<file path="flow/config.mk">
export PLATFORM = sky130hd
export DESIGN_NAME = conv_engine
export DESIGN_NICKNAME = conv_engine
export VERILOG_FILES = /design/flow/design.v
export SDC_FILE = /design/flow/constraint.sdc
export NUM_CORES = 4
export LEC_CHECK = 0
export ABC_AREA = 1
export CAP_MARGIN = 20
export CORE_ASPECT_RATIO = 1.19
export CORE_MARGIN = 2
export CORE_UTILIZATION = 72
export CTS_CLUSTER_DIAMETER = 381
export CTS_CLUSTER_SIZE = 13
export GPL_TIMING_DRIVEN = 1
export PLACE_DENSITY_LB_ADDON = 0.14
export SETUP_SLACK_MARGIN = 0.59
export SLEW_MARGIN = 10
export TNS_END_PERCENT = 70
</file>
<file path="flow/constraint.sdc">
create_clock -name core_clock -period 2.05 [get_ports {clk}]
set_input_delay 0.4100 -clock core_clock [delete_from_list [all_inputs] [get_ports {clk}]]
set_output_delay 0.4100 -clock core_clock [all_outputs]
set_load 0.01 [all_outputs]
</file>
<file path="flow/design.v">
module iterator(
	clk,
	reset,
	en_ctrl, 
	i, 
	j, 
	k,
	l,
	m, 
	n,
	en_sum,
	en_save,
	fin_r,
	in_row,
	in_col
);
	parameter [8-1:0] CONV_DIM_IMG    = 32;  
	parameter [8-1:0] CONV_DIM_OUT    = 32;  
	parameter [8-1:0] CONV_DIM_KERNEL = 5;   
	parameter [8-1:0] CONV_OUT_CH     = 32;  
	parameter [8-1:0] CONV_DIM_CH     = 3;
	parameter [8-1:0] STRIDE          = 1;
	parameter [8-1:0] PADDING         = 2;
	input clk;
	input en_ctrl;
	input reset;
	output en_sum;
	output en_save;
	output reg fin_r;
	output reg [8-1:0] i;
	output reg [8-1:0] j; 
	output reg [8-1:0] k; 
	output reg [8-1:0] m; 
	output reg [8-1:0] n; 
	output reg [8-1:0] l; 
	output signed [8-1:0]  in_row, in_col;
	reg fin, finish;
	wire cond;
	assign in_row = (STRIDE * j) + m - PADDING;
	assign in_col = (STRIDE * k) + n - PADDING;
	assign cond   = en_ctrl & ~fin_r;
	assign en_sum = (en_ctrl && (l < CONV_DIM_CH) && (in_row >= 8'd0 && in_col >= 8'd0 && in_row < CONV_DIM_IMG && in_col < CONV_DIM_IMG)) ? 1'b1 : 1'b0;
	assign en_save = (m > 8'd0 || n > 8'd0) ? 1'b0 : (j < 8'd2) ? 1'd1 : (l == 8'd0) ? 1'd1 : 1'b0; 
	always @(posedge clk) begin
		if(reset) begin
			fin <= 0;
			fin_r <= 0;
		end else begin
			fin <= finish;
			fin_r <= fin;
		end
	end
	always @(posedge clk) begin
		if(reset) begin
			i <= 0;
			j <= 0;
			k <= 0;
			l <= 0;
			m <= 0;
			n <= 0;
			finish <= 0;
		end else if(cond) begin
		    if(en_sum) begin
				l <= l + 8'd1;
			end else begin
				l <= 0;
				n <= n + 8'd1;
				if(n == (CONV_DIM_KERNEL-1)) begin
			    	n <= 8'b0;
			    	m <= m + 8'b1;
			    	if(m == (CONV_DIM_KERNEL-1)) begin
			    		m <= 0;
			       		k <= k + 8'b1;
			       		if(k == (CONV_DIM_OUT-1)) begin
			           		k <= 0;
			           		j <= j + 8'b1;
			           		if(j == (CONV_DIM_OUT-1)) begin
				           		j <= 0;
				           		i <= i + 8'b1;
				           		if(i == (CONV_OUT_CH-1)) begin
				            		i <= 0;
					          		finish <= 1;
				           		end
				   	    	end
			           	end
		           	end
			    end
			end
		end
	end
endmodule
module addr_generator(
    clk,
    reset,
    enable,
    en_save,
    i,
    j,
    k,
    l,
    m,
    n,
    s_addr,
    w_addr,
    b_addr,
    save_addr
);
    parameter [8-1:0] CONV_DIM_IMG    = 32;
	parameter [8-1:0] CONV_DIM_KERNEL = 5;
	parameter [8-1:0] CONV_DIM_CH     = 3;
    parameter [8-1:0] CONV_OUT_CH     = 32;
    parameter [8-1:0] CONV_DIM_OUT    = 32;
    parameter [8-1:0] STRIDE          = 1;
    parameter [8-1:0] PADDING         = 2;
    parameter [8-1:0] KSIZE           = 4;
    input clk;
    input reset;
    input enable;
    input en_save;
    input [8-1:0] i;
    input [8-1:0] j;
    input [8-1:0] k;
    input [8-1:0] m;
    input [8-1:0] n;
    input [8-1:0] l;
    output reg [16-1:0] s_addr;
    output reg [16-1:0] w_addr;
    output reg [16-1:0] save_addr;
    output reg [16-1:0] b_addr;
    always @(posedge clk) begin
        if(reset) begin
            s_addr <= 0;
            w_addr <= 0;
            b_addr <= 0;
        end else if(enable) begin
            s_addr <= (((((STRIDE * j) + m - PADDING) * CONV_DIM_IMG) + ((STRIDE * k) + n - PADDING)) * CONV_DIM_CH) + l;
            w_addr <= (i * CONV_DIM_CH * CONV_DIM_KERNEL * CONV_DIM_KERNEL) + (((m * CONV_DIM_KERNEL) + (n)) * CONV_DIM_CH) + l;
            b_addr <= i;
        end
    end
    reg [7:0] i_r, j_r, k_r;
    reg [7:0] i_r1, j_r1, k_r1;
    always @(posedge clk) begin
        if (reset) begin
            i_r <= 0;
            j_r <= 0;
            k_r <= 0;
            i_r1 <= 0;
            j_r1 <= 0;
            k_r1 <= 0;
        end else begin
            i_r  <= i;
            i_r1 <= i_r;
            j_r <= j;
            j_r1 <= j_r;
            k_r <= k;
            k_r1 <= k_r;
        end
    end
    always @(posedge clk) begin
        if (reset) begin
            save_addr <= 0;
        end else if(en_save) begin
            if (j == 0 && k == 0) begin
                save_addr <= i_r1 + (((j_r1 * CONV_DIM_OUT) + (k_r1)) * CONV_OUT_CH);
            end else begin
                save_addr <= i + (((j * CONV_DIM_OUT) + (k[KSIZE:0]-1'b1)) * CONV_OUT_CH);
            end
        end
    end
endmodule  
module conv_ctrl(
    clk,
    reset,
    en_ctrl,
    s_addr,
    w_addr,
    b_addr,
    save_addr,
    en_sum,
    en_save,
    en_write,
    s_convout,
    en_sat,
    en_mac,
    en_mult_r,
    finish
);
    parameter [8-1:0] CONV_DIM_IMG    = 32;
    parameter [8-1:0] CONV_DIM_OUT    = 32;    
    parameter [8-1:0] CONV_DIM_KERNEL = 5;     
    parameter [8-1:0] CONV_DIM_CH     = 3;    
    parameter [8-1:0] CONV_OUT_CH     = 32;   
    parameter [8-1:0] STRIDE          = 1;    
    parameter [8-1:0] PADDING         = 2;    
    parameter [8-1:0] KSIZE           = 4;
    localparam [2:0] START     = 0;
    localparam [2:0] ITERATING = 1;
    localparam [2:0] SAVE      = 2;
    localparam [2:0] END       = 3;
    input clk;
    input reset;
    input en_ctrl;
    output [16-1:0] s_addr;
    output [16-1:0] w_addr;
    output [16-1:0] save_addr;
    output [16-1:0] b_addr;
    output finish;
    output en_sum, en_save;
    output en_mult_r;
    output reg en_write, en_mac, en_sat, s_convout;
    wire [8-1:0] i, j, k, l, m, n;
    wire signed [8-1:0] in_row, in_col;
    reg en_read;
    assign en_mult_r = (k >= 8'd2 || j == 8'd2) ? 1'b1 
                     : (k == 8'd1 || j == 8'd1) ? 1'b0 
                     : (m > 8'd0  || n > 8'd0) ? 1'b0 : 1'b1; 
    always @(posedge clk) begin
        if (reset) begin
            en_read   <= 1'b0;
            en_write  <= 1'b0;
            s_convout <= 1'b0;
            en_mac    <= 1'b0; 
            en_sat    <= 1'b0;
        end else if (en_ctrl) begin
            en_read   <= en_sum;
            en_mac    <= en_read;
            s_convout <= en_save;
            en_sat    <= en_save;
            en_write  <= en_sat;
        end
    end
    iterator #(
        .CONV_DIM_IMG(CONV_DIM_IMG),
        .CONV_DIM_OUT(CONV_DIM_OUT),
        .CONV_DIM_KERNEL(CONV_DIM_KERNEL),
        .CONV_OUT_CH(CONV_OUT_CH),
        .CONV_DIM_CH(CONV_DIM_CH),
        .STRIDE(STRIDE),
        .PADDING(PADDING)
    ) iter (
        .clk(clk),
        .reset(reset),
        .en_ctrl(en_ctrl),
        .i(i),
        .j(j),
        .k(k),
        .l(l),
        .m(m),
        .n(n),
        .en_sum(en_sum),
        .en_save(en_save),    
        .fin_r(finish),
        .in_row(in_row),
        .in_col(in_col)
    );
    addr_generator #(
        .CONV_DIM_IMG(CONV_DIM_IMG),
        .CONV_DIM_KERNEL(CONV_DIM_KERNEL),
        .CONV_DIM_CH(CONV_DIM_CH),
        .CONV_DIM_OUT(CONV_DIM_OUT),
        .CONV_OUT_CH(CONV_OUT_CH),
        .STRIDE(STRIDE),
        .PADDING(PADDING),
        .KSIZE(KSIZE)
    ) address_generator (
        .clk(clk),
        .reset(reset),
        .enable(en_sum),
        .en_save(s_convout),
        .i(i),
        .j(j),
        .k(k),
        .l(l),
        .m(m),
        .n(n),
        .s_addr(s_addr),
        .w_addr(w_addr),
        .b_addr(b_addr),
        .save_addr(save_addr)
    );
endmodule
module sig_altmult_accum
(
	input [7:0] dataa,
	input [7:0] datab,
	input clk, aclr, clken, sload,
	output signed [17:0] adder_out
);
	reg	signed [17:0] old_result;
	reg signed [17:0] accum_out;
	wire signed [17:0] multa;
	reg sload_reg;
	assign multa = $signed(dataa) * $signed(datab);
	always @ (accum_out, sload_reg)
	begin
		if (sload_reg)
			old_result <= 0;
		else
			old_result <= accum_out;
	end
	assign adder_out = accum_out;
	always @ (posedge clk)
	begin
		if (aclr)
		begin
			sload_reg <= 0;
			accum_out <= 0;
		end
		else if (clken)
		begin
			sload_reg <= sload;
			accum_out <= old_result + multa;
		end
	end
endmodule
module convolve(
    clk,
    reset,
    clken,
    s_convout,
    en_sat,
    en_mult_r,
    bias,
    signal,
    weight,
    convout
);
    parameter BIAS_SHIFT = 6;
    parameter OUT_SHIFT  = 9;
    input  clk, reset, clken, s_convout, en_sat, en_mult_r;
    input  [7:0] signal, weight;
    input  [7:0] bias;
    output wire signed [7:0] convout;
    wire signed [17:0] adder_out;
    reg signed  [17:0] conv_temp;
    sig_altmult_accum mac(
        .clk(clk),
        .aclr(reset | s_convout),
        .clken(clken),
        .sload(s_convout),
        .dataa(signal),
        .datab(weight),
        .adder_out(adder_out)
    );
    reg signed [17:0] multa_r;
    always @(posedge clk) begin
        if(reset) begin
            multa_r <= 18'b0;
        end else if(en_mult_r) begin
            if (clken && s_convout) begin
                multa_r <= $signed(signal) * $signed(weight);
            end
        end else begin
            multa_r <= 18'b0;
        end
    end
    always @(posedge clk) begin
        if(reset) begin
            conv_temp <= 18'b0;
        end else if(en_sat) begin
            conv_temp <= (adder_out + multa_r + ($signed(bias) <<< BIAS_SHIFT)) >>> OUT_SHIFT;
        end
    end
    assign convout = (conv_temp >  18'sd127) ?  8'd127  :
                     (conv_temp < -18'sd128) ? -8'd128  : conv_temp[7:0];
endmodule
module conv_engine(
    input         clk,
    input         reset,
    input         en_ctrl,
    output [15:0] s_addr,
    output [15:0] w_addr,
    output [15:0] b_addr,
    input  [7:0]  signal,
    input  [7:0]  weight,
    input  [7:0]  bias,
    output [15:0] save_addr,
    output [7:0]  convout,
    output        en_write,
    output        finish
);
    wire s_convout, en_save, en_sum;
    wire en_mac, en_sat, en_mult_r;
    conv_ctrl groundctrl (
        .clk(clk),
        .reset(reset),
        .en_ctrl(en_ctrl),
        .s_addr(s_addr),
        .w_addr(w_addr),
        .b_addr(b_addr),
        .save_addr(save_addr),
        .en_sum(en_sum),
        .en_save(en_save),
        .en_write(en_write),
        .s_convout(s_convout),
        .en_sat(en_sat),
        .en_mac(en_mac),
        .en_mult_r(en_mult_r),
        .finish(finish)
    );
    convolve conv (
        .clk(clk),
        .reset(reset),
        .clken(en_mac),
        .s_convout(en_write),
        .en_sat(en_sat),
        .en_mult_r(en_mult_r),
        .bias(bias),
        .signal(signal),
        .weight(weight),
        .convout(convout)
    );
endmodule
</file>
<file path="flow/run.sh">
#!/bin/bash
# the make line also repeats each setting of config.mk as NAME=value (left out here)
make -C /OpenROAD-flow-scripts/flow DESIGN_CONFIG=/design/flow/config.mk WORK_HOME=/design/flow/orfs CLKGATE_MAP_FILE= finish
</file>
==> flow_metrics.py, run 1 <==
# Generated from Yosys and OpenROAD reports
metrics = {
    "status": {
        "outcome": "aborted with a tool error",
        "failing_step": "4_1_cts",
        "error_line": "[ERROR DPL-0038] Utilization greater than 100%, impossible to legalize",
    },
    "placed_design": {
        "place_area_um2": 23870,
        "numPortBuffers": 92,
        "dp_hpwl_um": 56910,
        "dp_slack_ns": -4.132,
        "gp_congestion": 1.033,
        "dp.cells": 3223,
    },
    "synthesis": {
        "postSynthSeqShare": 0.2186,
        "synthSimpleGateAreaFrac": 0.1797,
        "synthXorXnorAreaFrac": 0.06474,
        "syn_area_um2": 18220,
        "synth-edff-count": 0,
        "ys_top_logic_family": "adder cells",
        "synth.area.top_cells": "dfxtp_1, ha_1, fa_1",
        "top_cells_by_count": "inv_1, nand2_1, ha_1",
        "mux_share": 0,
        "top_cell_area_share": 0.2186,
        "ys_warn_count": 5,
        "aoi_share": 0.1268,
        "top_cell": "inv_1",
        "ys_types": 53,
        "syn_inst": 2417,
        "yosys.area_share.adder": 0.2893,
        "synth-main-ff-cell": "dfxtp_1",
        "yosys_area_um2": 18220,
        "ys_cells": 2417,
        "ys_ff": 199,
        "post-synth-top-area-cell": "dfxtp_1",
        "async_reset_ff_frac": 0,
        "postSynthAreaPerCell_um2": 7.540,
    },
    "floorplanning": {
        "fp_util": 0.7317,
        "die_area_um2": 26610,
        "coreArea_um2": 24910,
        "rows": 63,
        "die_w_um": 149.8,
        "io_pins": 101,
        "die.size.y_um": 177.6,
    },
}
==> run 2, diff against run 1 <==
Settings changed: ABC_AREA 1 to 0, CAP_MARGIN 20 to 15, CORE_ASPECT_RATIO 1.19 to unset, CTS_CLUSTER_DIAMETER 381 to unset, CTS_CLUSTER_SIZE 13 to unset, HOLD_SLACK_MARGIN set to -0.05, PLACE_DENSITY set to 0.66, PLACE_DENSITY_LB_ADDON 0.14 to unset, SETUP_SLACK_MARGIN 0.59 to unset.
Clock period 2.05 ns to 5.99 ns, I/O delays scaled along.
==> flow_metrics.py, run 2 <==
# Physical implementation metrics
metrics = {
    "floorplanning": {
        "die_w_um": 160.2,
        "io_pins": 101,
        "die_area_um2": 25660,
        "die.size.y_um": 160.2,
        "fp_util": 0.7286,
        "rows": 57,
        "coreArea_um2": 24110,
    },
    "min_path": {
        "min_path_type": "reg2reg",
        "min-delay-start": "groundctrl.address_generator.i_r[0]",
        "min_to": "groundctrl.address_generator.i_r1[0]",
        "hold_depth": 1,
    },
    "timing": {
        "setup_violations": 4,
        "hold_viol": 0,
        "fin_setup_tns_ns": -0.6837,
        "clock.fmax_mhz": 158.0,
        "layout_min_cycle_time_ns": 6.331,
        "rsz0062_at_grt": "true",
        "slew-limit-headroom": 0.3458,
        "tightest_slew_ns": 0.9738,
        "finClkSkew_ns": 0.01677,
        "finalClockPeriodUsage": 1.057,
        "finalMaxSlewViolations": 0,
        "setup_ws_ns": -0.3408,
    },
    "power_and_ir_drop": {
        "p_leak_nw": 9.463,
        "pg_seq_mw": 1.35,
        "pwr-share-seq": 0.199,
        "comb_power_share": 0.628,
        "p_sw_frac": 0.4225,
        "comb_power_mw": 4.24,
        "power_density_nw_per_um2": 322.5,
        "p_int_mw": 3.903,
        "peakVddDrop_mv": 0.2970,
        "power_leader": "combinational cells",
        "clock_power_mw": 1.17,
        "switchingPower_mw": 2.855,
        "p_clk_frac": 0.173,
    },
    "grt": {
        "grt_pass1_vias": 15780,
        "grt_first_pass_wirelength_um": 75100,
        "grt_antenna_before_repair": 0,
        "grt_use_total": 0.3618,
        "grt_max_degree": 83,
        "grt-ovfl-total": 0,
    },
    "synthesis": {
        "mux_share": 0.01667,
        "syn_inst": 2049,
        "ys_types": 77,
        "synth-edff-count": 0,
        "ys_ff": 199,
        "postSynthSeqShare": 0.2268,
        "yosys_area_um2": 17560,
        "synthXorXnorAreaFrac": 0.07394,
        "top_cell": "inv_1",
        "ys_cells": 2049,
        "aoi_share": 0.1380,
        "top_cell_area_share": 0.2268,
        "post-synth-top-area-cell": "dfxtp_1",
        "async_reset_ff_frac": 0,
        "synth-main-ff-cell": "dfxtp_1",
        "synthSimpleGateAreaFrac": 0.1684,
        "postSynthAreaPerCell_um2": 8.572,
        "top_cells_by_count": "inv_1, ha_1, dfxtp_1",
        "syn_area_um2": 17560,
        "yosys.area_share.adder": 0.3008,
        "ys_top_logic_family": "adder cells",
        "synth.area.top_cells": "dfxtp_1, ha_1, fa_1",
        "ys_warn_count": 5,
    },
    "critical_path": {
        "slowest_stage": "fa_1",
        "crit_path_end_kind": "flip-flop",
        "crit_path_max_incr_delay_ns": 0.57,
        "cpMostUsedCell": "fa_1",
        "required_ns": 6.31,
        "ff2ff_path_depth": 25,
        "r2r_slack_ns": 0.17,
        "r2r-start": "groundctrl.iter.i[1]",
        "cp-endpoint": "conv.mac.accum_out[15]",
        "path_cells": "buf_4 -> and2_1 -> fa_1 -> fa_1 -> fa_1 -> inv_1 -> fa_1 -> inv_1 -> ha_4 -> o21a_1 -> nor2_4 -> o31ai_4 -> xor2_1 -> ha_1 -> nand2_2 -> inv_1 -> a22o_1 -> o31ai_4 -> buf_4 -> xnor3_1 -> a32oi_1 -> nor2_1",
        "critPathMaxFanout": 5,
        "crit_type": "in2reg",
        "path_depth": 22,
        "worstReg2RegEnd": "groundctrl.address_generator.w_addr[13]",
        "critPathArrivalTime_ns": 6.65,
        "setup.worst_path.start": "weight[5]",
        "crit_family": "adder cells",
        "cp-start-kind": "input port",
        "crit_buf_inv": 5,
    },
    "routing": {
        "drt_wl_total_um": 50250,
        "num_vias": 15760,
        "first_iter_violations": 1160,
        "wire_per_inst_um": 19.51,
        "ant_nets": 0,
        "vias_per_cell": 6.120,
        "num_antenna_cells": 0,
        "drcViolationCount": 0,
        "drtPass1Iterations": 8,
    },
    "cts": {
        "cts_sinks": 199,
        "root_buffer": "clkbuf_16",
        "clock.latency.late_pin_ns": 0.46,
        "cts_made_buffers": 17,
        "cts_max_path_buffers": 2,
        "cts.clk_slew.worst_paths_ns": 0.07,
        "h-tree-depth": 4,
        "cts_tree": "built",
    },
    "status": {
        "so.violations": "setup timing",
        "outcome": "finished with violations",
    },
    "run": {
        "warnings": 47,
        "cap_violations": 0,
    },
    "layout": {
        "nets": 2615,
        "final_util": 0.8695,
        "seqCellArea_um2": 3989,
        "final-comb-area_um2": 13000,
        "areaGrowthSynthToFinish_pct": 19.33,
        "fillers": 1290,
    },
    "placed_design": {
        "numPortBuffers": 92,
        "gp_congestion": 0.9866,
        "dp_hpwl_um": 34740,
    },
}
run 2: metal layers:
| metal | routed length (um) | vias to the layer above | GRT usage |
|---|---|---|---|
| met1 | 18140 | 7507 | 0.4007 |
| met4 | 3752 | 0 | 0.2154 |
| li1 | - | 7222 | - |
| met2 | 25340 | 757 | 0.6590 |
| met5 | 0 | - | 0 |
| met3 | 3009 | 272 | 0.05143 |
run 2: final cells by class:
class	instances	area share
Tap cell	324	0.01934
Clock inverter	14	0.007581
Inverter	262	0.04734
Clock buffer	18	0.02048
Timing Repair Buffer	232	0.09473
Sequential cell	199	0.1903
Multi-Input combinational cell	1526	0.6202
run 2: what timing repair did:
item,in CTS,in global routing
setup buffers,11,19
pin swaps,58,80
resized,122,90
hold buffers,0,0
setup endpoints to repair,8,14
run 2: through the flow:
stage | area, um2 | hold slack [ns] | std cells | power (mW) | setup WS, ns
2_1_floorplan | 17700 | 0.4138 | 2056 | 3.302 | -0.1544
3_3_place_gp | 19540 | 0.4150 | 2517 | 4.369 | -1.021
3_5_place_dp | 19540 | 0.4204 | 2517 | 4.483 | -1.111
4_1_cts | 20370 | 0.4377 | 2560 | 6.018 | -0.04346
5_1_grt | 20960 | 0.4481 | 2575 | 6.993 | -0.4592
6_report | 20960 | 0.4356 | 2575 | 6.759 | -0.3408
==> run 3, diff against run 2 <==
Settings changed: CAP_MARGIN 15 to 20, CORE_UTILIZATION 72 to 69, CTS_CLUSTER_SIZE set to 32, PLACE_DENSITY 0.66 to unset, PLACE_DENSITY_LB_ADDON set to 0.11, SETUP_SLACK_MARGIN set to 1.36, SLEW_MARGIN 10 to 40.
Clock period 5.99 ns to 5.33 ns, I/O delays scaled along.
==> flow_metrics.py, run 3 <==
# Generated from Yosys and OpenROAD reports
metrics = {
    "synthesis": {
        "synthXorXnorAreaFrac": 0.07394,
        "ys_cells": 2049,
        "yosys.area_share.adder": 0.3008,
        "ys_top_logic_family": "adder cells",
        "syn_inst": 2049,
        "synth.area.top_cells": "dfxtp_1, ha_1, fa_1",
        "aoi_share": 0.1380,
        "ys_warn_count": 5,
        "ys_types": 77,
        "top_cells_by_count": "inv_1, ha_1, dfxtp_1",
        "post-synth-top-area-cell": "dfxtp_1",
        "top_cell_area_share": 0.2268,
        "synth-edff-count": 0,
        "async_reset_ff_frac": 0,
        "syn_area_um2": 17560,
        "synth-main-ff-cell": "dfxtp_1",
        "mux_share": 0.01667,
        "postSynthSeqShare": 0.2268,
        "ys_ff": 199,
        "synthSimpleGateAreaFrac": 0.1684,
        "top_cell": "inv_1",
        "yosys_area_um2": 17560,
        "postSynthAreaPerCell_um2": 8.572,
    },
    "status": {
        "error_line": "[ERROR GRT-0232] Routing congestion too high. Check the congestion heatmap in the GUI.",
        "failing_step": "5_1_grt",
        "outcome": "aborted with a tool error",
    },
    "floorplanning": {
        "rows": 58,
        "io_pins": 101,
        "fp_util": 0.6995,
        "die_w_um": 163.6,
        "die.size.y_um": 163.6,
        "die_area_um2": 26750,
        "coreArea_um2": 25110,
    },
    "placed_design": {
        "dp_hpwl_um": 33220,
        "numPortBuffers": 92,
        "gp_congestion": 0.9317,
    },
    "grt": {
        "grt_use_total": 1.072,
        "grt-ovfl-total": 3525,
    },
    "cts": {
        "h-tree-depth": 4,
        "cts_sinks": 199,
        "cts_hold_buf": 0,
        "root_buffer": "clkbuf_16",
        "cts_max_path_buffers": 2,
        "cts_made_buffers": 17,
    },
}
run 3: timing repair:
| item | in CTS |
|---|---|
| buffers inserted | 73 |
| gates cloned | 2 |
| pin swaps | 197 |
| endpoints found under the setup margin | 109 |
| resized | 299 |
run 3: per-stage QoR:
step | std cells | utilization | area [um2] | hold WS [ns] | setup WS, ns
after global placement | 2562 | 0.8183 | 20550 | 0.4201 | -1.440
after CTS | 2669 | 0.9113 | 22880 | 0.4431 | -0.5473
after detailed placement | 2562 | 0.8189 | 20560 | 0.4233 | -1.568
after floorplan | 2056 | - | 18430 | 0.4138 | -0.6823
run 3: metal layers:
| layer | GRT overflow | track usage |
|---|---|---|
| met3 | 20 | 0.7311 |
| met5 | 5 | 0.4773 |
| met1 | 22 | 0.8899 |
| met4 | 635 | 1.214 |
| met2 | 2843 | 1.537 |
==> run 4, diff against run 3 <==
Settings changed: ABC_AREA 0 to unset, CORE_UTILIZATION 69 to 61, CTS_CLUSTER_SIZE 32 to unset, GPL_TIMING_DRIVEN 1 to unset, HOLD_SLACK_MARGIN -0.05 to unset, PLACE_DENSITY_LB_ADDON 0.11 to unset, SETUP_SLACK_MARGIN 1.36 to 1.71, SLEW_MARGIN 40 to 20, TNS_END_PERCENT 70 to unset.
Clock period 5.33 ns to 6.76 ns, I/O delays scaled along.
==> flow_metrics.py, run 4 <==
# Physical implementation metrics
metrics = {
    "synthesis": {
        "postSynthSeqShare": 0.2268,
        "ys_top_logic_family": "adder cells",
        "synthXorXnorAreaFrac": 0.07394,
        "ys_warn_count": 5,
        "top_cell": "inv_1",
        "ys_cells": 2049,
        "postSynthAreaPerCell_um2": 8.572,
        "synth-edff-count": 0,
        "ys_types": 77,
        "yosys.area_share.adder": 0.3008,
        "top_cells_by_count": "inv_1, ha_1, dfxtp_1",
        "synthSimpleGateAreaFrac": 0.1684,
        "async_reset_ff_frac": 0,
        "post-synth-top-area-cell": "dfxtp_1",
        "top_cell_area_share": 0.2268,
        "synth.area.top_cells": "dfxtp_1, ha_1, fa_1",
        "yosys_area_um2": 17560,
        "mux_share": 0.01667,
        "synth-main-ff-cell": "dfxtp_1",
        "ys_ff": 199,
        "aoi_share": 0.1380,
        "syn_inst": 2049,
        "syn_area_um2": 17560,
    },
    "min_path": {
        "min-delay-start": "groundctrl.address_generator.k_r[4]",
        "min_path_type": "reg2reg",
        "hold_depth": 1,
        "min_to": "groundctrl.address_generator.k_r1[4]",
    },
    "power_and_ir_drop": {
        "comb_power_mw": 3.83,
        "pg_seq_mw": 1.19,
        "clock_power_mw": 1.06,
        "p_sw_frac": 0.3970,
        "switchingPower_mw": 2.417,
        "peakVddDrop_mv": 0.2818,
        "power_density_nw_per_um2": 280.4,
        "p_int_mw": 3.670,
        "comb_power_share": 0.629,
        "p_leak_nw": 9.524,
        "pwr-share-seq": 0.196,
        "p_clk_frac": 0.175,
        "power_leader": "combinational cells",
    },
    "routing": {
        "drtPass1Iterations": 5,
        "vias_per_cell": 5.633,
        "num_antenna_cells": 0,
        "first_iter_violations": 799,
        "ant_nets": 0,
        "num_vias": 14830,
        "wire_per_inst_um": 16.99,
        "drt_wl_total_um": 44740,
        "drcViolationCount": 0,
    },
    "run": {
        "cap_violations": 0,
        "warnings": 45,
    },
    "placed_design": {
        "gp_congestion": 0.9054,
        "dp_hpwl_um": 32310,
        "dp_slack_ns": -0.4791,
        "numPortBuffers": 92,
    },
    "timing": {
        "finClkSkew_ns": 0.01171,
        "clock.fmax_mhz": 161.0,
        "layout_min_cycle_time_ns": 6.212,
        "setup_ws_ns": 0.5480,
        "finalMaxSlewViolations": 0,
        "hold_viol": 0,
        "rsz0062_at_grt": "true",
        "tightest_slew_ns": 1.101,
        "slew-limit-headroom": 0.2593,
        "setup_violations": 0,
        "finalClockPeriodUsage": 0.9189,
    },
    "critical_path": {
        "cp-start-kind": "input port",
        "cpMostUsedCell": "fa_1",
        "slowest_stage": "fa_1",
        "setup.worst_path.start": "weight[7]",
        "r2r-start": "groundctrl.iter.m[4]",
        "r2r_slack_ns": 1.11,
        "path_depth": 27,
        "worstReg2RegEnd": "groundctrl.address_generator.w_addr[14]",
        "crit_path_end_kind": "flip-flop",
        "cp-endpoint": "conv.mac.accum_out[16]",
        "crit_path_max_incr_delay_ns": 0.54,
        "critPathMaxFanout": 4,
        "crit_family": "adder cells",
        "crit_type": "in2reg",
        "required_ns": 7.08,
        "critPathArrivalTime_ns": 6.53,
        "crit_buf_inv": 7,
        "ff2ff_path_depth": 22,
    },
    "grt": {
        "grt_use_total": 0.2993,
        "grt_max_degree": 70,
        "grt_pass1_vias": 14950,
        "grt-ovfl-total": 0,
        "grt_antenna_before_repair": 0,
        "grt_first_pass_wirelength_um": 73650,
    },
    "cts": {
        "cts_hold_buf": 0,
        "cts_made_buffers": 17,
        "root_buffer": "clkbuf_16",
        "cts_max_path_buffers": 2,
        "h-tree-depth": 4,
        "clock.latency.late_pin_ns": 0.46,
        "cts_tree": "built",
        "cts.clk_slew.worst_paths_ns": 0.08,
        "cts_sinks": 199,
    },
    "floorplanning": {
        "die_area_um2": 30170,
        "die.size.y_um": 173.7,
        "rows": 62,
        "coreArea_um2": 28550,
        "io_pins": 101,
        "fp_util": 0.6153,
        "die_w_um": 173.7,
    },
    "status": {
        "outcome": "finished clean",
    },
    "layout": {
        "nets": 2613,
        "final_util": 0.7604,
        "seqCellArea_um2": 4018,
        "areaGrowthSynthToFinish_pct": 23.59,
        "final-comb-area_um2": 13610,
        "fillers": 2068,
    },
}
==> run 4: what timing repair did <==
| action | in CTS | in global routing |
|---|---|---|
| pin swaps | 100 | 92 |
| endpoints found under the setup margin | 38 | 29 |
| cloned | 1 | 0 |
| gates resized | 202 | 97 |
| buffers inserted | 34 | 25 |
==> run 4: routing by layer <==
metal	track usage	vias up	routed length, um
li1	-	7212	-
met1	0.4088	7159	20350
met2	0.4995	393	21330
met3	0.04145	68	2061
met4	0.08228	0	1000
met5	0	-	0
==> run 4: area by class of cell <==
class,instances,share of cell area
clock buffer,18,0.02023
clock inverter,14,0.007493
inverter,262,0.04565
multi-input combinational,1526,0.6269
sequential,199,0.1851
tap,384,0.02213
timing repair buffer,230,0.09251
==> run 4: per-stage QoR <==
step	area [um2]	power, mW	setup TNS [ns]	instances	hold WS [ns]
after floorplan	18040	2.951	0	2056	0.4138
after CTS	21080	5.401	0	2608	0.4380
after global placement	19690	3.838	-0.8274	2541	0.4179
after detailed placement	19690	3.932	-1.512	2541	0.4218
final	21710	6.087	0	2633	0.4351
after global routing	21710	6.419	0	2633	0.4541
==> run 5, diff against run 4 <==
Settings changed: CORE_UTILIZATION 61 to 70, CTS_CLUSTER_DIAMETER set to 32, SETUP_SLACK_MARGIN 1.71 to unset.
Clock period 6.76 ns to 6.15 ns, I/O delays scaled along.
==> flow_metrics.py, run 5 <==
# Physical implementation metrics
metrics = {
    "synthesis": {
        "yosys.area_share.adder": 0.3008,
        "top_cells_by_count": "inv_1, ha_1, dfxtp_1",
        "post-synth-top-area-cell": "dfxtp_1",
        "ys_ff": 199,
        "synthSimpleGateAreaFrac": 0.1684,
        "ys_types": 77,
        "mux_share": 0.01667,
        "top_cell": "inv_1",
        "syn_inst": 2049,
        "synth-edff-count": 0,
        "syn_area_um2": 17560,
        "top_cell_area_share": 0.2268,
        "postSynthAreaPerCell_um2": 8.572,
        "async_reset_ff_frac": 0,
        "ys_warn_count": 5,
        "ys_top_logic_family": "adder cells",
        "synth.area.top_cells": "dfxtp_1, ha_1, fa_1",
        "synth-main-ff-cell": "dfxtp_1",
        "yosys_area_um2": 17560,
        "aoi_share": 0.1380,
        "synthXorXnorAreaFrac": 0.07394,
        "ys_cells": 2049,
        "postSynthSeqShare": 0.2268,
    },
    "cts": {
        "root_buffer": "clkbuf_16",
        "cts_max_path_buffers": 2,
        "cts_hold_buf": 0,
        "cts_made_buffers": 17,
        "clock.latency.late_pin_ns": 0.45,
        "cts_sinks": 199,
        "cts.clk_slew.worst_paths_ns": 0.08,
        "h-tree-depth": 4,
        "cts_tree": "built",
    },
    "critical_path": {
        "cpMostUsedCell": "fa_1",
        "cp-endpoint": "conv.mac.accum_out[17]",
        "cp-start-kind": "input port",
        "crit_path_end_kind": "flip-flop",
        "path_depth": 24,
        "critPathMaxFanout": 3,
        "crit_buf_inv": 7,
        "crit_type": "in2reg",
        "ff2ff_path_depth": 24,
        "worstReg2RegEnd": "groundctrl.address_generator.w_addr[15]",
        "r2r_slack_ns": 0.25,
        "required_ns": 6.49,
        "critPathArrivalTime_ns": 6.66,
        "setup.worst_path.start": "weight[7]",
        "crit_family": "adder cells",
        "path_cells": "buf_8 -> clkinvlp_4 -> buf_4 -> nor2_2 -> fa_1 -> fa_1 -> fa_1 -> inv_1 -> fa_1 -> inv_1 -> ha_4 -> o21a_1 -> nor2_2 -> o31ai_2 -> xor2_1 -> ha_1 -> nand2_2 -> buf_6 -> a2111oi_4 -> o31ai_4 -> buf_6 -> o311ai_4 -> a21oi_2 -> a31o_2",
        "r2r-start": "groundctrl.iter.i[2]",
        "crit_path_max_incr_delay_ns": 0.56,
        "slowest_stage": "fa_1",
    },
    "min_path": {
        "min_to": "groundctrl.address_generator.i_r1[5]",
        "min_path_type": "reg2reg",
        "min-delay-start": "groundctrl.address_generator.i_r[5]",
        "hold_depth": 1,
    },
    "power_and_ir_drop": {
        "pwr-share-seq": 0.208,
        "clock_power_mw": 1.20,
        "p_leak_nw": 9.368,
        "pg_seq_mw": 1.31,
        "p_int_mw": 3.822,
        "power_leader": "combinational cells",
        "peakVddDrop_mv": 0.3225,
        "p_total_mw": 6.312,
        "comb_power_share": 0.602,
        "switchingPower_mw": 2.489,
        "p_sw_frac": 0.3944,
        "p_clk_frac": 0.190,
        "power_density_nw_per_um2": 305.8,
        "comb_power_mw": 3.80,
    },
    "layout": {
        "nets": 2596,
        "design_area_um2": 20640,
        "final_cells": 2556,
        "areaGrowthSynthToFinish_pct": 17.50,
        "fillers": 1513,
        "final_util": 0.8437,
    },
    "floorplanning": {
        "fp_util": 0.7180,
        "die_w_um": 162.4,
        "die_area_um2": 26380,
        "coreArea_um2": 24460,
        "rows": 57,
        "io_pins": 101,
        "die.size.y_um": 162.4,
    },
    "status": {
        "so.violations": "setup timing",
        "outcome": "finished with violations",
    },
    "routing": {
        "num_vias": 15090,
        "drtPass1Iterations": 5,
        "vias_per_cell": 5.904,
        "drcViolationCount": 0,
        "num_antenna_cells": 0,
        "wire_per_inst_um": 17.64,
        "ant_nets": 0,
        "route.met3.wl_um": 2008,
        "drt_wl_total_um": 45100,
        "wl_met2_um": 23170,
        "topRoutingLayerUsed": "met4",
        "wl_met1_um": 17240,
        "first_iter_violations": 1081,
    },
    "timing": {
        "layout_min_cycle_time_ns": 6.318,
        "finClkSkew_ns": 0.01923,
        "clock.fmax_mhz": 158.3,
        "tightest_slew_ns": 0.8952,
        "hold_viol": 0,
        "setup_ws_ns": -0.1679,
        "finalClockPeriodUsage": 1.027,
        "slew-limit-headroom": 0.3986,
        "finalMaxSlewViolations": 0,
        "setup_violations": 2,
        "rsz0062_at_grt": "true",
    },
    "run": {
        "cap_violations": 0,
        "warnings": 45,
    },
    "placed_design": {
        "dp_hpwl_um": 33970,
        "place_area_um2": 19460,
        "dp.cells": 2506,
        "numPortBuffers": 92,
        "gp_congestion": 0.9397,
    },
    "grt": {
        "grt_max_degree": 63,
        "grt_pass1_vias": 15030,
        "grt_use_total": 0.3402,
        "grt_first_pass_wirelength_um": 71700,
        "grt-ovfl-total": 0,
        "grt_antenna_before_repair": 0,
    },
}
==> run 5: cell type report <==
class,instances,area (um2),share of cell area
multi-input cells,1526,12760,0.6184
flip-flops and latches,199,3986,0.1931
repair buffers,213,1861,0.09015
inverters,262,987.2,0.04783
clock buffers,18,439.2,0.02128
well taps,324,405.4,0.01964
clock inverters,14,196.4,0.009518
==> run 5: timing repair <==
action,CTS,global route
pin swaps,37,56
resized,89,103
setup buffers,9,9
setup endpoints to repair,7,10
==> run 5: per-stage QoR <==
stage / TNS [ns] / setup WS (ns) / hold slack (ns)
after floorplan: -0.02642 / -0.02642 / 0.4138
after global placement: -4.926 / -0.9074 / 0.4157
after detailed placement: -5.792 / -0.9976 / 0.4237
after CTS: -0.0005400 / -0.0005400 / 0.4378
after global routing: -0.6741 / -0.2980 / 0.4423
final: -0.2395 / -0.1679 / 0.4357
==> run 5: layer usage <==
metal / vias up / global-route usage
li1: 7177 / -
met2: 456 / 0.6228
met4: 0 / 0.1959
met1: 7286 / 0.3801
met5: - / 0
met3: 171 / 0.04354
==> run 6, diff against run 5 <==
Settings changed: ABC_AREA set to 0, CAP_MARGIN 20 to 15, CORE_UTILIZATION 70 to 72, CTS_CLUSTER_DIAMETER 32 to 29, CTS_CLUSTER_SIZE set to 33, GPL_TIMING_DRIVEN set to 1, HOLD_SLACK_MARGIN set to -0.05, PLACE_DENSITY set to 0.66, SETUP_SLACK_MARGIN set to 1.49, SLEW_MARGIN 20 to 10, TNS_END_PERCENT set to 70.
Clock period 6.15 ns to 5.74 ns, I/O delays scaled along.
==> flow_metrics.py, run 6 <==
# Generated from Yosys and OpenROAD reports
metrics = {
    "status": {
        "outcome": "aborted with a tool error",
        "failing_step": "4_1_cts",
        "error_line": "[ERROR DPL-0033] detailed placement checks failed during check placement.",
    },
    "placed_design": {
        "place_area_um2": 20130,
        "numPortBuffers": 92,
        "dp_hpwl_um": 33750,
        "gp_congestion": 0.9012,
    },
    "synthesis": {
        "yosys_area_um2": 17560,
        "ys_top_logic_family": "adder cells",
        "async_reset_ff_frac": 0,
        "aoi_share": 0.1380,
        "syn_inst": 2049,
        "ys_types": 77,
        "top_cells_by_count": "inv_1, ha_1, dfxtp_1",
        "synthXorXnorAreaFrac": 0.07394,
        "syn_area_um2": 17560,
        "mux_share": 0.01667,
        "synth-edff-count": 0,
        "synthSimpleGateAreaFrac": 0.1684,
        "ys_warn_count": 5,
        "top_cell": "inv_1",
        "post-synth-top-area-cell": "dfxtp_1",
        "ys_cells": 2049,
        "synth-main-ff-cell": "dfxtp_1",
        "ys_ff": 199,
        "yosys.area_share.adder": 0.3008,
        "postSynthSeqShare": 0.2268,
        "top_cell_area_share": 0.2268,
        "postSynthAreaPerCell_um2": 8.572,
        "synth.area.top_cells": "dfxtp_1, ha_1, fa_1",
    },
    "floorplanning": {
        "die.size.y_um": 160.2,
        "coreArea_um2": 24110,
        "die_area_um2": 25660,
        "die_w_um": 160.2,
        "io_pins": 101,
        "rows": 57,
        "fp_util": 0.7286,
    },
}
-- run 6: metrics by stage --
step                        util  total power, mW  std cells  setup WS [ns]
after floorplan                -            3.555       2056        -0.3543
after global placement    0.8353            4.698       2506         -1.121
after detailed placement  0.8353            4.830       2506         -1.260
==> run 7, diff against run 6 <==
Settings changed: ABC_AREA 0 to unset, CAP_MARGIN 15 to 5, CTS_CLUSTER_DIAMETER 29 to 26, CTS_CLUSTER_SIZE 33 to unset, GPL_TIMING_DRIVEN 1 to unset, HOLD_SLACK_MARGIN -0.05 to unset, MAX_ROUTING_LAYER set to met4, PLACE_DENSITY 0.66 to unset, SETUP_SLACK_MARGIN 1.49 to 1.71, SLEW_MARGIN 10 to 20, TNS_END_PERCENT 70 to unset.
Clock period 5.74 ns to 6.6 ns, I/O delays scaled along.
==> flow_metrics.py, run 7 <==
# Generated from Yosys and OpenROAD reports
metrics = {
    "synthesis": {
        "ys_top_logic_family": "adder cells",
        "synth-edff-count": 0,
        "postSynthSeqShare": 0.2268,
        "syn_area_um2": 17560,
        "top_cell": "inv_1",
        "top_cells_by_count": "inv_1, ha_1, dfxtp_1",
        "postSynthAreaPerCell_um2": 8.572,
        "mux_share": 0.01667,
        "ys_warn_count": 5,
        "post-synth-top-area-cell": "dfxtp_1",
        "async_reset_ff_frac": 0,
        "ys_cells": 2049,
        "ys_ff": 199,
        "synth.area.top_cells": "dfxtp_1, ha_1, fa_1",
        "ys_types": 77,
        "syn_inst": 2049,
        "synthXorXnorAreaFrac": 0.07394,
        "aoi_share": 0.1380,
        "synth-main-ff-cell": "dfxtp_1",
        "synthSimpleGateAreaFrac": 0.1684,
        "yosys_area_um2": 17560,
        "yosys.area_share.adder": 0.3008,
        "top_cell_area_share": 0.2268,
    },
    "floorplanning": {
        "die.size.y_um": 160.2,
        "io_pins": 101,
        "rows": 57,
        "die_w_um": 160.2,
        "coreArea_um2": 24110,
        "die_area_um2": 25660,
        "fp_util": 0.7286,
    },
    "status": {
        "failing_step": "5_1_grt",
        "outcome": "aborted with a tool error",
    },
    "cts": {
        "cts_sinks": 199,
        "cts_made_buffers": 17,
        "cts_max_path_buffers": 2,
        "root_buffer": "clkbuf_16",
        "cts_hold_buf": 0,
        "h-tree-depth": 4,
    },
    "placed_design": {
        "dp.cells": 2486,
        "dp_hpwl_um": 33130,
        "gp_congestion": 0.9233,
        "numPortBuffers": 92,
    },
}
## run 7: what timing repair did
| action | in CTS |
|---|---|
| buffers inserted | 63 |
| cloned | 0 |
| gates resized | 283 |
| pin swaps | 183 |
| setup endpoints to repair | 39 |
## run 7: metrics by stage
step / area, um2 / setup TNS [ns] / hold slack (ns) / utilization / setup WS [ns]
after detailed placement: 19760 / -2.261 / 0.4204 / 0.8195 / -0.5966
after floorplan: 18160 / 0 / 0.4138 / - / 0.3336
after global placement: 19760 / -1.429 / 0.4159 / 0.8195 / -0.4566
after CTS: 21810 / 0 / 0.4338 / 0.9049 / 0.4636
==> run 8, diff against run 7 <==
Settings changed: CORE_ASPECT_RATIO set to 0.87, PLACE_DENSITY set to 0.67, SETUP_SLACK_MARGIN 1.71 to -0.35, TNS_END_PERCENT set to 5.
Clock period 6.6 ns to 5.7 ns, I/O delays scaled along.
==> flow_metrics.py, run 8 <==
# Physical implementation metrics
metrics = {
    "status": {
        "outcome": "finished with violations",
        "so.violations": "setup timing",
    },
    "routing": {
        "num_vias": 15820,
        "drt_wl_total_um": 49340,
        "drcViolationCount": 0,
        "ant_nets": 0,
        "num_antenna_cells": 0,
        "wire_per_inst_um": 18.71,
        "vias_per_cell": 5.998,
        "drtPass1Iterations": 9,
        "first_iter_violations": 1347,
    },
    "critical_path": {
        "r2r_slack_ns": -0.25,
        "cp-start-kind": "input port",
        "required_ns": 6.02,
        "critPathMaxFanout": 7,
        "critPathArrivalTime_ns": 6.40,
        "path_cells": "buf_4 -> nand2_2 -> fa_1 -> inv_1 -> ha_1 -> inv_1 -> fa_1 -> fa_1 -> inv_1 -> ha_4 -> a21o_1 -> a21oi_4 -> o21bai_1 -> a21oi_2 -> o21ai_2 -> a211o_1 -> a21oi_2 -> xnor2_1 -> ha_2 -> or3_4 -> o31ai_4 -> xnor3_1 -> a32oi_1 -> nor2_1",
        "r2r-start": "groundctrl.iter.i[1]",
        "crit_type": "in2reg",
        "path_depth": 24,
        "slowest_stage": "fa_1",
        "crit_buf_inv": 4,
        "setup.worst_path.start": "weight[4]",
        "crit_path_max_incr_delay_ns": 0.55,
        "worstReg2RegEnd": "groundctrl.address_generator.w_addr[13]",
        "crit_path_end_kind": "flip-flop",
        "crit_family": "adder cells",
        "ff2ff_path_depth": 30,
        "cp-endpoint": "conv.mac.accum_out[15]",
    },
    "cts": {
        "cts_tree": "built",
        "clock.latency.late_pin_ns": 0.46,
        "cts_sinks": 199,
        "h-tree-depth": 4,
        "cts_made_buffers": 17,
        "cts.clk_slew.worst_paths_ns": 0.08,
        "root_buffer": "clkbuf_16",
        "cts_max_path_buffers": 2,
    },
    "floorplanning": {
        "die_w_um": 171.5,
        "die.size.y_um": 149.7,
        "fp_util": 0.7297,
        "rows": 53,
        "io_pins": 101,
        "die_area_um2": 25660,
        "coreArea_um2": 24070,
    },
    "power_and_ir_drop": {
        "pwr-share-seq": 0.204,
        "comb_power_share": 0.610,
        "p_sw_frac": 0.3990,
        "peakVddDrop_mv": 0.3410,
        "switchingPower_mw": 2.772,
        "p_total_mw": 6.946,
        "p_clk_frac": 0.186,
        "p_leak_nw": 9.723,
        "comb_power_mw": 4.24,
        "pg_seq_mw": 1.42,
        "clock_power_mw": 1.29,
        "p_int_mw": 4.174,
        "power_density_nw_per_um2": 327.4,
        "power_leader": "combinational cells",
    },
    "synthesis": {
        "aoi_share": 0.1380,
        "ys_warn_count": 5,
        "yosys.area_share.adder": 0.3008,
        "synthSimpleGateAreaFrac": 0.1684,
        "top_cell": "inv_1",
        "ys_cells": 2049,
        "synth.area.top_cells": "dfxtp_1, ha_1, fa_1",
        "top_cell_area_share": 0.2268,
        "postSynthSeqShare": 0.2268,
        "mux_share": 0.01667,
        "synth-main-ff-cell": "dfxtp_1",
        "yosys_area_um2": 17560,
        "top_cells_by_count": "inv_1, ha_1, dfxtp_1",
        "postSynthAreaPerCell_um2": 8.572,
        "post-synth-top-area-cell": "dfxtp_1",
        "synth-edff-count": 0,
        "ys_ff": 199,
        "syn_area_um2": 17560,
        "ys_types": 77,
        "synthXorXnorAreaFrac": 0.07394,
        "syn_inst": 2049,
        "async_reset_ff_frac": 0,
        "ys_top_logic_family": "adder cells",
    },
    "timing": {
        "slew-limit-headroom": 0.3019,
        "clock.fmax_mhz": 164.6,
        "setup_violations": 10,
        "finalClockPeriodUsage": 1.066,
        "tightest_slew_ns": 1.045,
        "fin_setup_tns_ns": -1.874,
        "layout_min_cycle_time_ns": 6.074,
        "setup_ws_ns": -0.3741,
        "hold_viol": 0,
        "rsz0062_at_grt": "true",
        "finalMaxSlewViolations": 0,
        "finClkSkew_ns": 0.01959,
    },
    "grt": {
        "grt_max_degree": 73,
        "grt_use_total": 0.3843,
        "grt-ovfl-total": 0,
        "grt_first_pass_wirelength_um": 75800,
        "grt_pass1_vias": 15440,
        "grt_antenna_before_repair": 0,
    },
    "min_path": {
        "min_to": "groundctrl.address_generator.i_r1[1]",
        "min_path_type": "reg2reg",
        "min-delay-start": "groundctrl.address_generator.i_r[1]",
        "hold_depth": 1,
    },
    "layout": {
        "nets": 2671,
        "fillers": 1276,
        "areaGrowthSynthToFinish_pct": 20.78,
    },
    "placed_design": {
        "numPortBuffers": 92,
        "gp_congestion": 0.9608,
        "dp_hpwl_um": 36310,
    },
    "run": {
        "warnings": 45,
        "cap_violations": 0,
    },
}
## run 8: metrics by stage
| step | instances | area [um2] | setup slack (ns) | hold WS [ns] | utilization |
|---|---|---|---|---|---|
| 6_report | 2637 | 21210 | -0.3741 | 0.4427 | 0.8813 |
| 3_3_place_gp | 2588 | 20040 | -1.196 | 0.4211 | 0.8325 |
| 2_1_floorplan | 2056 | 17700 | -0.3864 | 0.4138 | - |
| 5_1_grt | 2637 | 21210 | -0.5640 | 0.4508 | 0.8813 |
| 4_1_cts | 2623 | 20760 | -0.3647 | 0.4459 | 0.8624 |
| 3_5_place_dp | 2588 | 20040 | -1.391 | 0.4237 | 0.8325 |
## run 8: area by class of cell
| type | instances | area, um2 | area share |
|---|---|---|---|
| clock buffers | 18 | 429.2 | 0.02023 |
| clock inverters | 14 | 181.4 | 0.008552 |
| inverters | 262 | 987.2 | 0.04653 |
| multi-input cells | 1526 | 12870 | 0.6066 |
| flip-flops and latches | 199 | 3988 | 0.1880 |
| well taps | 330 | 412.9 | 0.01946 |
| repair buffers | 288 | 2347 | 0.1106 |
## run 8: what timing repair did
action / 4_1_cts / 5_1_grt
endpoints found under the setup margin: 7 / 11
hold buffers: 0 / 0
setup buffers: 3 / 19
gates resized: 75 / 102
hold endpoints to repair: 0 / 0
pin swaps: 18 / 76
## run 8: routing by layer
layer,share of wire,up-vias,GRT usage
li1,-,7320,-
met3,0.081,147,0.06718
met1,0.43,7621,0.5125
met5,0,-,-
met4,0.028,0,0.1174
met2,0.46,728,0.5998
==> run 9, diff against run 8 <==
Settings changed: ABC_AREA set to 1, CAP_MARGIN 5 to 20, CORE_ASPECT_RATIO 0.87 to unset, CTS_CLUSTER_DIAMETER 26 to unset, CTS_CLUSTER_SIZE set to 76, GPL_TIMING_DRIVEN set to 1, HOLD_SLACK_MARGIN set to -0.05, MAX_ROUTING_LAYER met4 to unset, PLACE_DENSITY 0.67 to unset, PLACE_DENSITY_LB_ADDON set to 0.25, SETUP_SLACK_MARGIN -0.35 to -0.28, SLEW_MARGIN 20 to 40, TNS_END_PERCENT 5 to 70.
Clock period 5.7 ns to 5.02 ns, I/O delays scaled along.
==> flow_metrics.py, run 9 <==
# Physical implementation metrics
metrics = {
    "min_path": {
        "min-delay-start": "groundctrl.address_generator.i_r[7]",
        "min_path_type": "reg2reg",
        "min_to": "groundctrl.address_generator.i_r1[7]",
        "hold_depth": 2,
    },
    "critical_path": {
        "worstReg2RegEnd": "groundctrl.address_generator.w_addr[13]",
        "cpMostUsedCell": "ha_4",
        "crit_buf_inv": 5,
        "r2r_slack_ns": -1.18,
        "cp-endpoint": "groundctrl.address_generator.w_addr[13]",
        "crit_family": "adder cells",
        "crit_path_max_incr_delay_ns": 0.65,
        "crit_type": "reg2reg",
        "setup.worst_path.start": "groundctrl.iter.i[1]",
        "cp-start-kind": "flip-flop",
        "critPathArrivalTime_ns": 6.56,
        "ff2ff_path_depth": 30,
        "critPathMaxFanout": 4,
        "slowest_stage": "fa_1",
        "r2r-start": "groundctrl.iter.i[1]",
        "required_ns": 5.37,
        "crit_path_end_kind": "flip-flop",
        "path_depth": 30,
    },
    "synthesis": {
        "top_cell": "inv_1",
        "postSynthAreaPerCell_um2": 7.540,
        "ys_top_logic_family": "adder cells",
        "ys_cells": 2417,
        "mux_share": 0,
        "ys_warn_count": 5,
        "top_cell_area_share": 0.2186,
        "aoi_share": 0.1268,
        "yosys_area_um2": 18220,
        "synth-main-ff-cell": "dfxtp_1",
        "synthXorXnorAreaFrac": 0.06474,
        "postSynthSeqShare": 0.2186,
        "synthSimpleGateAreaFrac": 0.1797,
        "syn_inst": 2417,
        "top_cells_by_count": "inv_1, nand2_1, ha_1",
        "synth.area.top_cells": "dfxtp_1, ha_1, fa_1",
        "syn_area_um2": 18220,
        "post-synth-top-area-cell": "dfxtp_1",
        "async_reset_ff_frac": 0,
        "yosys.area_share.adder": 0.2893,
        "ys_ff": 199,
        "synth-edff-count": 0,
        "ys_types": 53,
    },
    "routing": {
        "drcViolationCount": 0,
        "vias_per_cell": 6.484,
        "num_vias": 19670,
        "drtPass1Iterations": 16,
        "ant_nets": 0,
        "first_iter_violations": 2919,
        "wire_per_inst_um": 22.05,
        "drt_wl_total_um": 66890,
    },
    "floorplanning": {
        "fp_util": 0.7279,
        "io_pins": 101,
        "rows": 58,
        "die.size.y_um": 163.1,
        "die_area_um2": 26600,
        "die_w_um": 163.1,
        "coreArea_um2": 25040,
    },
    "timing": {
        "setup_violations": 30,
        "fin_setup_tns_ns": -15.67,
        "layout_min_cycle_time_ns": 6.205,
        "rsz0062_at_grt": "true",
        "setup_ws_ns": -1.185,
        "hold_viol": 0,
        "finClkSkew_ns": 0.02056,
        "slew-limit-headroom": 0.4309,
        "clock.fmax_mhz": 161.2,
        "finalMaxSlewViolations": 0,
        "tightest_slew_ns": 0.8537,
        "finalClockPeriodUsage": 1.236,
    },
    "layout": {
        "areaGrowthSynthToFinish_pct": 25.46,
        "final_util": 0.9133,
        "fillers": 1024,
        "seqCellArea_um2": 4003,
        "nets": 3067,
        "final-comb-area_um2": 13340,
        "design_area_um2": 22870,
    },
    "placed_design": {
        "gp_congestion": 0.9536,
        "numPortBuffers": 92,
        "dp_hpwl_um": 37850,
        "place_area_um2": 21000,
    },
    "power_and_ir_drop": {
        "pg_seq_mw": 1.65,
        "p_clk_frac": 0.161,
        "p_leak_nw": 11.33,
        "clock_power_mw": 1.50,
        "pwr-share-seq": 0.177,
        "p_int_mw": 5.155,
        "peakVddDrop_mv": 0.5038,
        "p_sw_frac": 0.4463,
        "comb_power_share": 0.662,
        "power_density_nw_per_um2": 407.1,
        "power_leader": "combinational cells",
        "switchingPower_mw": 4.155,
        "comb_power_mw": 6.16,
    },
    "cts": {
        "root_buffer": "clkbuf_16",
        "cts_tree": "built",
        "cts_max_path_buffers": 2,
        "cts_made_buffers": 17,
        "h-tree-depth": 4,
        "cts_sinks": 199,
        "cts.clk_slew.worst_paths_ns": 0.09,
        "clock.latency.late_pin_ns": 0.47,
    },
    "grt": {
        "grt_pass1_vias": 18140,
        "grt-ovfl-total": 0,
        "grt_first_pass_wirelength_um": 86190,
        "grt_antenna_before_repair": 1,
        "grt_max_degree": 100,
        "grt_use_total": 0.4057,
    },
    "run": {
        "warnings": 43,
        "cap_violations": 0,
    },
    "status": {
        "so.violations": "setup timing",
        "outcome": "finished with violations",
    },
}
-- run 9: area by class of cell --
type / count / area share
antenna: 1 / 0.0001094
timing repair buffer: 325 / 0.1157
clock buffer: 17 / 0.01860
clock inverter: 15 / 0.009193
inverter: 482 / 0.07984
sequential: 199 / 0.1750
multi-input combinational: 1664 / 0.5833
tap: 330 / 0.01806
timing repair inverter: 1 / 0.0002189
-- run 9: metal layers --
metal  part of all wire  GRT usage  up-vias
met4               0.11     0.2683        0
li1                   -          -     8238
met1               0.32     0.4379     8983
met3               0.11    0.06577      730
met2               0.46     0.7327     1720
met5                  0          0        -
-- run 9: per-stage QoR --
stage | setup slack, ns | power, mW | instances | hold WS, ns
global route | -1.270 | 9.691 | 3033 | 0.4180
floorplan | -0.6760 | 4.448 | 2424 | 0.3883
CTS | -0.5415 | 8.224 | 3029 | 0.4052
detailed placement | -1.572 | 6.251 | 2976 | 0.3952
global placement | -1.407 | 6.076 | 2976 | 0.3894
finish | -1.185 | 9.310 | 3034 | 0.4048
-- run 9: timing repair --
item,CTS,global route
gates cloned,1,0
gates resized,174,128
hold buffers,0,0
endpoints found under the setup margin,21,25
pin swaps,86,88
buffers inserted,26,10
==> run 10, diff against run 9 <==
Settings changed: ABC_AREA 1 to unset, CAP_MARGIN 20 to 30, CORE_ASPECT_RATIO set to 0.5, CORE_MARGIN 2 to 9, CORE_UTILIZATION 72 to 56, CTS_CLUSTER_DIAMETER set to 301, CTS_CLUSTER_SIZE 76 to 98, GPL_TIMING_DRIVEN 1 to unset, HOLD_SLACK_MARGIN -0.05 to unset, PLACE_DENSITY set to 0.35, PLACE_DENSITY_LB_ADDON 0.25 to unset, SETUP_SLACK_MARGIN -0.28 to unset, SLEW_MARGIN 40 to 20, TNS_END_PERCENT 70 to 20.
Clock period 5.02 ns to 10.0 ns, I/O delays scaled along.
==> flow_metrics.py, run 10 <==
# Physical implementation metrics
metrics = {
    "status": {
        "outcome": "finished clean",
    },
    "power_and_ir_drop": {
        "switchingPower_mw": 1.128,
        "comb_power_mw": 1.34,
        "p_clk_frac": 0.253,
        "p_sw_frac": 0.3911,
        "pwr-share-seq": 0.281,
        "clock_power_mw": 0.730,
        "p_int_mw": 1.756,
        "comb_power_share": 0.466,
        "p_leak_nw": 8.713,
        "pg_seq_mw": 0.810,
        "power_density_nw_per_um2": 148.7,
        "peakVddDrop_mv": 0.1066,
        "power_leader": "combinational cells",
    },
    "critical_path": {
        "cp-start-kind": "input port",
        "cp-endpoint": "conv.mac.accum_out[17]",
        "setup.worst_path.start": "weight[4]",
        "required_ns": 10.36,
        "critPathMaxFanout": 8,
        "crit_buf_inv": 2,
        "ff2ff_path_depth": 24,
        "crit_path_max_incr_delay_ns": 0.64,
        "crit_type": "in2reg",
        "r2r-start": "groundctrl.iter.i[0]",
        "worstReg2RegEnd": "groundctrl.address_generator.w_addr[15]",
        "path_cells": "clkdlybuf4s50_1 -> nand2_1 -> fa_1 -> fa_1 -> fa_1 -> fa_1 -> inv_1 -> ha_1 -> a21o_1 -> a21oi_1 -> o21bai_1 -> a21oi_1 -> o21ai_0 -> a21oi_1 -> xnor2_1 -> ha_1 -> nand2_1 -> a2111oi_0 -> o31ai_1 -> o311ai_0 -> a21oi_1 -> a31o_2",
        "r2r_slack_ns": 3.09,
        "slowest_stage": "a2111oi_0",
        "path_depth": 22,
        "critPathArrivalTime_ns": 8.65,
        "crit_path_end_kind": "flip-flop",
        "crit_family": "AND-OR/OR-AND gates",
    },
    "grt": {
        "grt_first_pass_wirelength_um": 65740,
        "grt-ovfl-total": 0,
        "grt.met2_usage": 0.3597,
        "grt_busiest_layer": "met2",
        "grt_use_total": 0.2107,
        "grt_pass1_vias": 13100,
        "grt_max_degree": 72,
        "grtUsageMet3": 0.03931,
        "grt_use_met1": 0.2762,
        "grt_antenna_before_repair": 0,
    },
    "cts": {
        "cts_setup_buffers": 0,
        "h-tree-depth": 4,
        "cts_sinks": 199,
        "cts_hold_buf": 0,
        "cts_tree": "built",
        "ctsResizeCount": 0,
        "cts_max_path_buffers": 2,
        "cts.clk_slew.worst_paths_ns": 0.08,
        "cts_made_buffers": 17,
        "root_buffer": "clkbuf_16",
        "clock.latency.late_pin_ns": 0.46,
    },
    "timing": {
        "tightest_slew_ns": 0.8563,
        "whs_ns": 0.4391,
        "setup_violations": 0,
        "rsz0062_at_grt": "false",
        "slew-limit-headroom": 0.4291,
        "layout_min_cycle_time_ns": 8.283,
        "finClkSkew_ns": 0.01325,
        "hold_viol": 0,
        "fin_setup_tns_ns": 0,
        "clock.fmax_mhz": 120.7,
        "finalClockPeriodUsage": 0.8283,
        "finalMaxSlewViolations": 0,
    },
    "synthesis": {
        "ys_types": 77,
        "aoi_share": 0.1380,
        "postSynthSeqShare": 0.2268,
        "synthSimpleGateAreaFrac": 0.1684,
        "synth-main-ff-cell": "dfxtp_1",
        "ys_ff": 199,
        "ys_cells": 2049,
        "post-synth-top-area-cell": "dfxtp_1",
        "yosys.area_share.adder": 0.3008,
        "synthXorXnorAreaFrac": 0.07394,
        "syn_inst": 2049,
        "mux_share": 0.01667,
        "ys_top_logic_family": "adder cells",
        "postSynthAreaPerCell_um2": 8.572,
        "top_cell_area_share": 0.2268,
        "async_reset_ff_frac": 0,
        "synth.area.top_cells": "dfxtp_1, ha_1, fa_1",
        "ys_warn_count": 5,
        "top_cell": "inv_1",
        "top_cells_by_count": "inv_1, ha_1, dfxtp_1",
        "synth-edff-count": 0,
        "syn_area_um2": 17560,
        "yosys_area_um2": 17560,
    },
    "floorplanning": {
        "die.size.y_um": 143.2,
        "rows": 45,
        "fp_util": 0.5734,
        "coreArea_um2": 30630,
        "die_w_um": 268.5,
        "die_area_um2": 38450,
        "io_pins": 101,
    },
    "routing": {
        "num_antenna_cells": 0,
        "wire_per_inst_um": 15.64,
        "drtPass1Iterations": 5,
        "num_vias": 13650,
        "ant_nets": 0,
        "drcViolationCount": 0,
        "first_iter_violations": 710,
        "drt_wl_total_um": 39810,
        "vias_per_cell": 5.365,
    },
    "min_path": {
        "min-delay-start": "groundctrl.address_generator.k_r[4]",
        "min_path_type": "reg2reg",
        "hold_depth": 1,
        "min_to": "groundctrl.address_generator.k_r1[4]",
    },
    "layout": {
        "areaGrowthSynthToFinish_pct": 10.42,
        "fillers": 2731,
        "nets": 2486,
    },
    "placed_design": {
        "gp_congestion": 0.8597,
        "dp_hpwl_um": 31200,
        "numPortBuffers": 92,
    },
    "run": {
        "warnings": 42,
        "cap_violations": 0,
    },
}
run 10: area by class of cell:
type                       instances  area (um2)  area share
multi-input combinational       1526       12290      0.6334
sequential                       199        3984      0.2054
timing repair buffer             103        1002     0.05167
inverter                         262       983.4     0.05071
tap                              423       529.3     0.02729
clock buffer                      18       439.2     0.02264
clock inverter                    14       171.4    0.008838
run 10: per-layer routing:
layer  wire (um)  vias to the layer above
met5           0                        -
met4         487                        0
met3        1318                       34
met2       19160                      177
met1       18840                     6490
li1            -                     6952
run 10: stage by stage:
step | worst slack [ns] | power (mW) | utilization | cell area, um2 | instances
6_report | 1.717 | 2.883 | 0.6332 | 19390 | 2545
3_5_place_dp | 1.307 | 2.176 | 0.6127 | 18770 | 2511
2_1_floorplan | 2.654 | 1.905 | - | 17590 | 2056
3_3_place_gp | 1.539 | 2.162 | 0.6127 | 18770 | 2511
4_1_cts | 1.788 | 2.912 | 0.6327 | 19380 | 2543
5_1_grt | 1.266 | 3.107 | 0.6332 | 19390 | 2545
Power figures rest on the tool's default switching activity, not on a simulated workload.
